## pow_5_pipe
module pow_5_pipe
(
    input             clock,
    input      [17:0] n,
    output reg [17:0] n_pow_5
);
make LEC_CHECK=0 CAP_MARGIN=20 CORE_ASPECT_RATIO=0.57 CORE_MARGIN=10 CORE_UTILIZATION=40 MAX_ROUTING_LAYER=met4 MIN_ROUTING_LAYER=met2 PLACE_DENSITY_LB_ADDON=0.14 SETUP_SLACK_MARGIN=1.39 SLEW_MARGIN=20 TNS_END_PERCENT=90 finish   # period 11.2 ns
run.sh (not shown) runs the stock make flow with config.mk's settings and CLKGATE_MAP_FILE=.
Next try:
CORE_ASPECT_RATIO = unset   (was 0.57)
CORE_MARGIN = 2   (was 10)
CORE_UTILIZATION = 69   (was 40)
MAX_ROUTING_LAYER = unset   (was met4)
MIN_ROUTING_LAYER = unset   (was met2)
PLACE_DENSITY_LB_ADDON = unset   (was 0.14)
SETUP_SLACK_MARGIN = unset   (was 1.39)
TNS_END_PERCENT = unset   (was 90)
clock period = 6.23 ns   (was 11.2 ns; I/O delays follow)
Effect:
- worst setup slack degrades by 3.2 ns
- cell area is about the same
- die size fell by 49%
- area after synthesis does not change
- worst hold slack is worse by 0.034 ns
Next try:
ABC_AREA = 1   (was unset)
CORE_UTILIZATION = 64   (was 69)
MAX_ROUTING_LAYER = met4   (was unset)
TNS_END_PERCENT = 5   (was unset)
clock period = 3.96 ns   (was 6.23 ns; I/O delays follow)
The changed run completed, yet does not pass: setup timing.
Critical path depth goes up by 1.
First-iteration DRC count rose by about 28%.
Utilization rises by 4.2 points.
Non-clock buffer count rose by 282.
Worst setup slack degrades by 1.4 ns.
Design area came out higher by about 20%.
Die area climbs by 15%.
Area after synthesis came out higher by 7.2%.
Next try:
ABC_AREA = unset   (was 1)
CORE_UTILIZATION = 72   (was 64)
CTS_CLUSTER_SIZE = 50   (was unset)
PLACE_DENSITY = 0.65   (was unset)
TNS_END_PERCENT = unset   (was 5)
clock period = 4.38 ns   (was 3.96 ns; I/O delays follow)
After rerunning: Now the flow aborted during global routing; synthesized cell count fell by 22%; synthesized area drops by 6.7%; die size drops by 17%.
Next try:
CORE_UTILIZATION = 40   (was 72)
CTS_CLUSTER_SIZE = unset   (was 50)
PLACE_DENSITY = unset   (was 0.65)
SETUP_SLACK_MARGIN = 1.39   (was unset)
clock period = 6.4 ns   (was 4.38 ns; I/O delays follow)
Result:
- The changed run completed without violations
- die size went up by well over a third
- synthesized cell count does not change
- synthesized area is unchanged
Next try:
CORE_UTILIZATION = 72   (was 40)
MAX_ROUTING_LAYER = unset   (was met4)
PLACE_DENSITY_LB_ADDON = 0.26   (was unset)
SETUP_SLACK_MARGIN = 0.79   (was 1.39)
Effect: Die area came out lower by 44%; synthesized cell count is unchanged; worst setup slack degrades by 0.37 ns.

========
pow_5_pipe again, from the RTL that the note above started with.
clock: 5.16 ns
lec_check: 0
cap_margin: 20
core_margin: 2
core_utilization: 72
cts_cluster_diameter: 85
place_density_lb_addon: 0.26
slew_margin: 40
The baseline finished but failed the layout checks on setup timing.
==> next run, changes <==
ABC_AREA = 1   (was not set)
CORE_ASPECT_RATIO = 1.43   (was not set)
CTS_CLUSTER_DIAMETER = not set   (was 85)
CTS_CLUSTER_SIZE = 10   (was not set)
PLACE_DENSITY_LB_ADDON = not set   (was 0.26)
SLEW_MARGIN = 20   (was 40)
clock period = 4.27 ns   (was 5.16 ns; I/O delays follow)
Outcome: The changed run never finished: it broke off in global routing (GRT-0232); die area rose by about 7%; area after synthesis came out higher by about 7%; synthesized cell count rose by about 30%.
==> next run, changes <==
ABC_AREA = not set   (was 1)
CORE_ASPECT_RATIO = not set   (was 1.43)
CORE_UTILIZATION = 44   (was 72)
CTS_CLUSTER_SIZE = not set   (was 10)
clock period = 6.25 ns   (was 4.27 ns; I/O delays follow)
What happened: Now the flow went through all stages and came out clean; synthesized cell count went down by 22%; die size went up by 51%; area after synthesis went down by 6.7%.
==> next run, changes <==
CORE_UTILIZATION = 72   (was 44)
CTS_CLUSTER_SIZE = 15   (was not set)
PLACE_DENSITY_LB_ADDON = 0.26   (was not set)
clock period = 5.93 ns   (was 6.25 ns; I/O delays follow)
Wire length is higher by 11%.
Register-to-register slack gets worse by 0.35 ns.

========
P:
pow_5_pipe again, from the RTL that the note above started with.
// pow_5_pipe
module pow_5_pipe
(
    input             clock,
    input      [17:0] n,
    output reg [17:0] n_pow_5
);
    reg [17:0] n_1, n_2, n_3;
    reg [17:0] n_pow_2, n_pow_3, n_pow_4;
    always @(posedge clock)
    begin
        n_1 <= n;
        n_2 <= n_1;
        n_3 <= n_2;
        n_pow_2 <= n * n;
        n_pow_3 <= n_pow_2 * n_1;
        n_pow_4 <= n_pow_3 * n_2;
        n_pow_5 <= n_pow_4 * n_3;
    end
endmodule
clock: 4.58 ns
lec_check: 0
cap_margin: 0
core_aspect_ratio: 0.92
core_margin: 2
core_utilization: 72
cts_cluster_diameter: 380
cts_cluster_size: 15
gpl_routability_driven: 0
place_density_lb_addon: 0.02
setup_slack_margin: -0.46
slew_margin: 40
No crash in P: every stage finished, but the layout fails its final checks due to negative setup slack.
Changes in Q relative to P:
# P
export LEC_CHECK = 0
export CAP_MARGIN = 0
export CORE_ASPECT_RATIO = 0.92
export CORE_MARGIN = 2
export CORE_UTILIZATION = 72
export CTS_CLUSTER_DIAMETER = 380
export CTS_CLUSTER_SIZE = 15
export GPL_ROUTABILITY_DRIVEN = 0
export PLACE_DENSITY_LB_ADDON = 0.02
export SETUP_SLACK_MARGIN = -0.46
export SLEW_MARGIN = 40
create_clock -name core_clock -period 4.58 [get_ports {clock}]
# Q
export LEC_CHECK = 0
export CAP_MARGIN = 20
export CORE_MARGIN = 2
export CORE_UTILIZATION = 40
export SLEW_MARGIN = 20
create_clock -name core_clock -period 6.23 [get_ports {clock}]
--- outcome ---
Q reached the end of the flow, and the finished layout is clean on the timing, DRC and antenna checks. Summary of Q over P: setup slack now sits higher; data arrival time at the worst-slack endpoint rose 0.90 ns; total standard cell area after synthesis shows no meaningful change. Where final worst hold slack is concerned, P is better than Q. Final cell area: Q below P.

========
pow_5_pipe again, from the RTL that the note above started with.
export LEC_CHECK = 0
export CAP_MARGIN = 20
export CELL_PAD_IN_SITES_GLOBAL_PLACEMENT = 3
export CORE_ASPECT_RATIO = 1.93
export CORE_MARGIN = 8
export CORE_UTILIZATION = 40
export CTS_CLUSTER_DIAMETER = 143
export CTS_CLUSTER_SIZE = 68
export GPL_ROUTABILITY_DRIVEN = 1
export GPL_TIMING_DRIVEN = 0
export PLACE_DENSITY_LB_ADDON = 0.09
export SETUP_SLACK_MARGIN = 0.51
export SLEW_MARGIN = 25
create_clock -name core_clock -period 5.56 [get_ports {clock}]
The first run passed the timing, DRC and antenna checks.
==> next run, changes <==
- CELL_PAD_IN_SITES_GLOBAL_PLACEMENT: 3 -> not set
- CORE_ASPECT_RATIO: 1.93 -> not set
- CORE_MARGIN: 8 -> 2
- CTS_CLUSTER_DIAMETER: 143 -> not set
- CTS_CLUSTER_SIZE: 68 -> not set
- GPL_ROUTABILITY_DRIVEN: 1 -> not set
- GPL_TIMING_DRIVEN: 0 -> not set
- PLACE_DENSITY_LB_ADDON: 0.09 -> not set
- SETUP_SLACK_MARGIN: 0.51 -> not set
- SLEW_MARGIN: 25 -> 20
- clock period: 5.56 -> 5.21 ns (I/O delays scaled with it)
Result: The changed run finished but fails on setup timing; flip-flop count does not change; worst setup slack got worse by 230 ps; synthesized cell count stays the same.
==> next run, changes <==
- clock period: 5.21 -> 6.4 ns (I/O delays scaled with it)
- With this change the flow produced a clean layout
- wire length goes down by 0.58%
- flip-flop count is unchanged
- cell area goes down by 6.1%
- core utilization goes down by 2.9 points
- synthesized area stays the same
- worst setup slack is better by 340 ps
- cell count goes down by 4.6%

========
== zinc ==
pow_5_pipe again, from the RTL that the note above started with.
## pow_5_pipe
module pow_5_pipe
(
    input             clock,
    input      [17:0] n,
    output reg [17:0] n_pow_5
);
clock: 4.34 ns
lec_check: 0
abc_area: 0
cap_margin: 30
core_margin: 2
core_utilization: 58
place_density: 0.68
setup_slack_margin: 0.19
slew_margin: 0
To summarise zinc: no stage aborted, but the layout did not pass its checks, failing on setup timing.
Relative to zinc, the following input files were edited for raven:
- CTS_CLUSTER_SIZE: unset -> 99
- CORE_UTILIZATION: 58 -> 38
- CAP_MARGIN: 30 -> 40
- TNS_END_PERCENT: unset -> 5
- CTS_CLUSTER_DIAMETER: unset -> 396
- SLEW_MARGIN: 0 -> 20
==> results <==
raven vs zinc — number of cells in the finished layout apart from fillers climbed by a few percent
Nothing crashed in raven and all stages finished; the problem is that the final layout failed, the offending checks being setup timing.
Comparing zinc and raven, the lower number of filler cells placed in the layout is on zinc.
Re clock input transition at the sequential cells of the worst setup and hold paths: zinc was higher than raven.
Of raven and zinc, it is raven that has the lower global-route usage.
Re core outline area: zinc was lower than raven.
Layout overhead on the synthesized area in raven vs zinc: down 8.3 points
On raven: design area is about 6% lower than what zinc gave.
Worst setup slack (lower): zinc
> inputs changed (raven -> xenon)
- clearing CTS_CLUSTER_DIAMETER, which used to be 396
- swapping 0.68 for 0.78 in PLACE_DENSITY
- clearing TNS_END_PERCENT, which used to be 5
- clearing CTS_CLUSTER_SIZE, which used to be 99
- swapping 38 for 72 in CORE_UTILIZATION
- swapping 4.34 for 5.04 in the clock period (ns, I/O delays scaled along)
==> comparison <==
- xenon ran in full, but the layout does not pass; the checks complain about setup timing.
- Against raven, xenon reports a global-route total usage across every layer that is higher.
- When the final numbers for raven and xenon were put side by side, the combinational share of cell area turned out to be greater in xenon.
- The Yosys chip area on xenon is in line with that on raven.
- [compare] base=raven new=xenon: count of standard-cell rows lower; sequential fraction of total cell area went up.
> inputs changed (xenon -> ember)
- ABC_AREA: 0 -> unset
- SETUP_SLACK_MARGIN: 0.19 -> unset
- PLACE_DENSITY: 0.78 -> unset
- CORE_UTILIZATION: 72 -> 9
- CAP_MARGIN: 40 -> 20
- the clock period (ns, I/O delays scaled along): 5.04 -> 9.96
==> results <==
Looking across xenon and ember, the single run that reached the end with no open violations was ember. In xenon the implementation completed, yet the final layout does not meet the checks, the culprit being setup timing. ember vs xenon, share of the clock period used by the worst path went down by 36 points. Comparing xenon with ember, the number of stages on the worst hold path came out essentially unchanged. NOTE wire length xenon->ember decreased by more than a quarter. ember vs xenon, critical path's slowest cell: clkdlybuf4s50_1 vs fa_1. As far as hold slack is concerned, xenon and ember perform about the same. Re setup slack: xenon and ember aren't equal, and the lower value belongs to xenon. xenon → ember: met2 routing resource usage after global routing shrank by 65 points; critical path depth in cells shrank by 5.
